==> wip/willow <==
// OQ1_Stopwatch
module OQ1_Stopwatch(AN, Seg, Dot, CLK, Start, RESET);  
	output [3:0] AN;
	output [6:0] Seg;
	output Dot;
	input CLK, Start, RESET;
	parameter R = 2'b00;
    parameter W = 2'b01;
    parameter C = 2'b10;	
	reg  [11:0] divider_ds;
	reg  [5:0]  divider_ms;
	reg  [6:0]  Seg_Temp;
	reg  [3:0]  D3,D2,D1,D0,D_Temp,AN_Temp;
	reg  [1:0]  state,n_state;
	reg         dp;
	wire        RTC_ds,RTC_ms;
	always @(posedge CLK or posedge RESET) begin
	  if(RESET) divider_ms <= 0;
	  else if(divider_ms==32) divider_ms <= 0;
      else divider_ms <= divider_ms + 1;
    end
    assign RTC_ms = ((divider_ms == 32)?1'b1:1'b0);
	always @(posedge CLK or posedge RESET) begin
      if(RESET) divider_ds <= 0;
      else if(divider_ds==3276) divider_ds <= 0;
      else if(state==C) divider_ds <= divider_ds + 1;
    end
    assign RTC_ds = ((divider_ds == 3276)?1'b1:1'b0);
	always@(posedge CLK or posedge RESET) begin
  ...
clock: 3.04 ns
lec_check: 0
abc_area: 0
cap_margin: 0
cell_pad_in_sites_detail_placement: 1
cell_pad_in_sites_global_placement: 2
core_aspect_ratio: 1.71
core_margin: 2
core_utilization: 55
cts_cluster_diameter: 328
cts_cluster_size: 26
gpl_timing_driven: 0
hold_slack_margin: 0.15
max_routing_layer: met4
min_routing_layer: met2
setup_slack_margin: 0.46
slew_margin: 25
tns_end_percent: 20
run.sh (not shown) runs the stock make flow with config.mk's settings and CLKGATE_MAP_FILE=.
==> inputs of wip/xenon, as changes to wip/willow <==
==> flow/config.mk (replaced) <==
export PLATFORM = sky130hd
export DESIGN_NAME = OQ1_Stopwatch
export DESIGN_NICKNAME = OQ1_Stopwatch
export VERILOG_FILES = /design/flow/design.v
export SDC_FILE = /design/flow/constraint.sdc
export NUM_CORES = 4
export LEC_CHECK = 0
export CAP_MARGIN = 20
export CORE_MARGIN = 2
export CORE_UTILIZATION = 66
export SETUP_SLACK_MARGIN = 1.78
export SLEW_MARGIN = 20
==> flow/constraint.sdc (replaced) <==
create_clock -name core_clock -period 6.19 [get_ports {CLK}]
set_input_delay 1.2380 -clock core_clock [delete_from_list [all_inputs] [get_ports {CLK}]]
set_output_delay 1.2380 -clock core_clock [all_outputs]
set_load 0.01 [all_outputs]
==> inputs of wip/nickel, as changes to wip/willow <==
==> flow/config.mk (replaced) <==
export PLATFORM = sky130hd
export DESIGN_NAME = OQ1_Stopwatch
export DESIGN_NICKNAME = OQ1_Stopwatch
export VERILOG_FILES = /design/flow/design.v
export SDC_FILE = /design/flow/constraint.sdc
export NUM_CORES = 4
export LEC_CHECK = 0
export ABC_AREA = 1
export CAP_MARGIN = 20
export CORE_ASPECT_RATIO = 0.81
export CORE_MARGIN = 2
export CORE_UTILIZATION = 63
export CTS_CLUSTER_SIZE = 21
export GPL_TIMING_DRIVEN = 0
export HOLD_SLACK_MARGIN = 0.15
export MAX_ROUTING_LAYER = met4
export MIN_ROUTING_LAYER = met1
export PLACE_DENSITY = 0.47
export SLEW_MARGIN = 20
export TNS_END_PERCENT = 20
==> flow/constraint.sdc (replaced) <==
create_clock -name core_clock -period 2.37 [get_ports {CLK}]
set_input_delay 0.4740 -clock core_clock [delete_from_list [all_inputs] [get_ports {CLK}]]
set_output_delay 0.4740 -clock core_clock [all_outputs]
set_load 0.01 [all_outputs]
==> results <==
Against wip/xenon, the wire length of wip/nickel is larger by about 10%. In wip/nickel the sequential share of layout area is lower than in wip/xenon, by 3.0 points. Die size, highest first: wip/willow, wip/nickel, wip/xenon. In worst hold slack, wip/nickel and wip/xenon hardly differ. wip/nickel ran to the end with no violations. wip/willow never finished: it broke off in 3_3_place_gp. wip/xenon passed the timing, design-rule and antenna checks. In wip/nickel the critical path depth is lower than in wip/xenon, by 1. Setup slack: wip/nickel is lower than wip/xenon (2.9 ns). Against wip/xenon, the power of wip/nickel is higher by 150%. In wip/xenon the final area is smaller than in wip/nickel, by about 8%. Of wip/xenon and wip/nickel, wip/nickel has the higher sequential power (gap about 60%, measured against wip/nickel). Clock-buffer cell count is the same in wip/xenon and wip/nickel.
==> figures <==
Post-route cell area: wip/nickel 3090 sq um; wip/willow -; wip/xenon 2850 sq um
CTS tree: wip/nickel built; wip/willow -; wip/xenon built
Final setup margin: wip/nickel 0.0952 ns; wip/willow -; wip/xenon 3.03 ns
Min-Delay Endpoint: wip/nickel divider_ms[0]$_DFF_PP0_; wip/willow -; wip/xenon divider_ds[8]$_DFFE_PP0P_
Part of the cycle the worst path needs: wip/nickel 96.0%; wip/willow -; wip/xenon 51.0%
Syn Std Cell Area: wip/nickel 2750 sq um; wip/willow 2590 sq um; wip/xenon 2590 sq um
Post-synth seq share: wip/nickel 40.2%; wip/willow 42.6%; wip/xenon 42.6%
Multi-input combinational cell count: wip/nickel 273; wip/willow -; wip/xenon 196
Main power-consuming group: wip/nickel sequential cells; wip/willow -; wip/xenon sequential cells
Number of clock-tree buffers in the layout: wip/nickel 6; wip/willow -; wip/xenon 6
Worst slack at placement: wip/nickel 0.282 ns; wip/willow -; wip/xenon 3.35 ns
Proportion of cell area occupied by registers: wip/nickel 35.7%; wip/willow -; wip/xenon 38.7%
Vias after detailed routing: wip/nickel 2379; wip/willow -; wip/xenon 1927
Number of remaining DRC errors: wip/nickel 0; wip/willow -; wip/xenon 0
Result of the run: wip/nickel timing/DRC/antenna clean; wip/willow stopped before the end; wip/xenon timing/DRC/antenna clean
Last stage reached: wip/nickel -; wip/willow 3_3_place_gp; wip/xenon -
Final-report max-slew violation count: wip/nickel 0; wip/willow -; wip/xenon 0
Worst Clk Skew: wip/nickel 0.0118 ns; wip/willow -; wip/xenon 0.00598 ns
Comb group: wip/nickel 0.203 mW; wip/willow -; wip/xenon 0.0508 mW
Clk ins delay skew pair: wip/nickel 0.31 ns; wip/willow -; wip/xenon 0.30 ns
Number of buffers added for setup after CTS: wip/nickel 2; wip/willow -; wip/xenon 0
Summed standard-cell area reported by yosys: wip/nickel 2750 sq um; wip/willow 2590 sq um; wip/xenon 2590 sq um
Power is estimated from default activity; no workload was simulated.
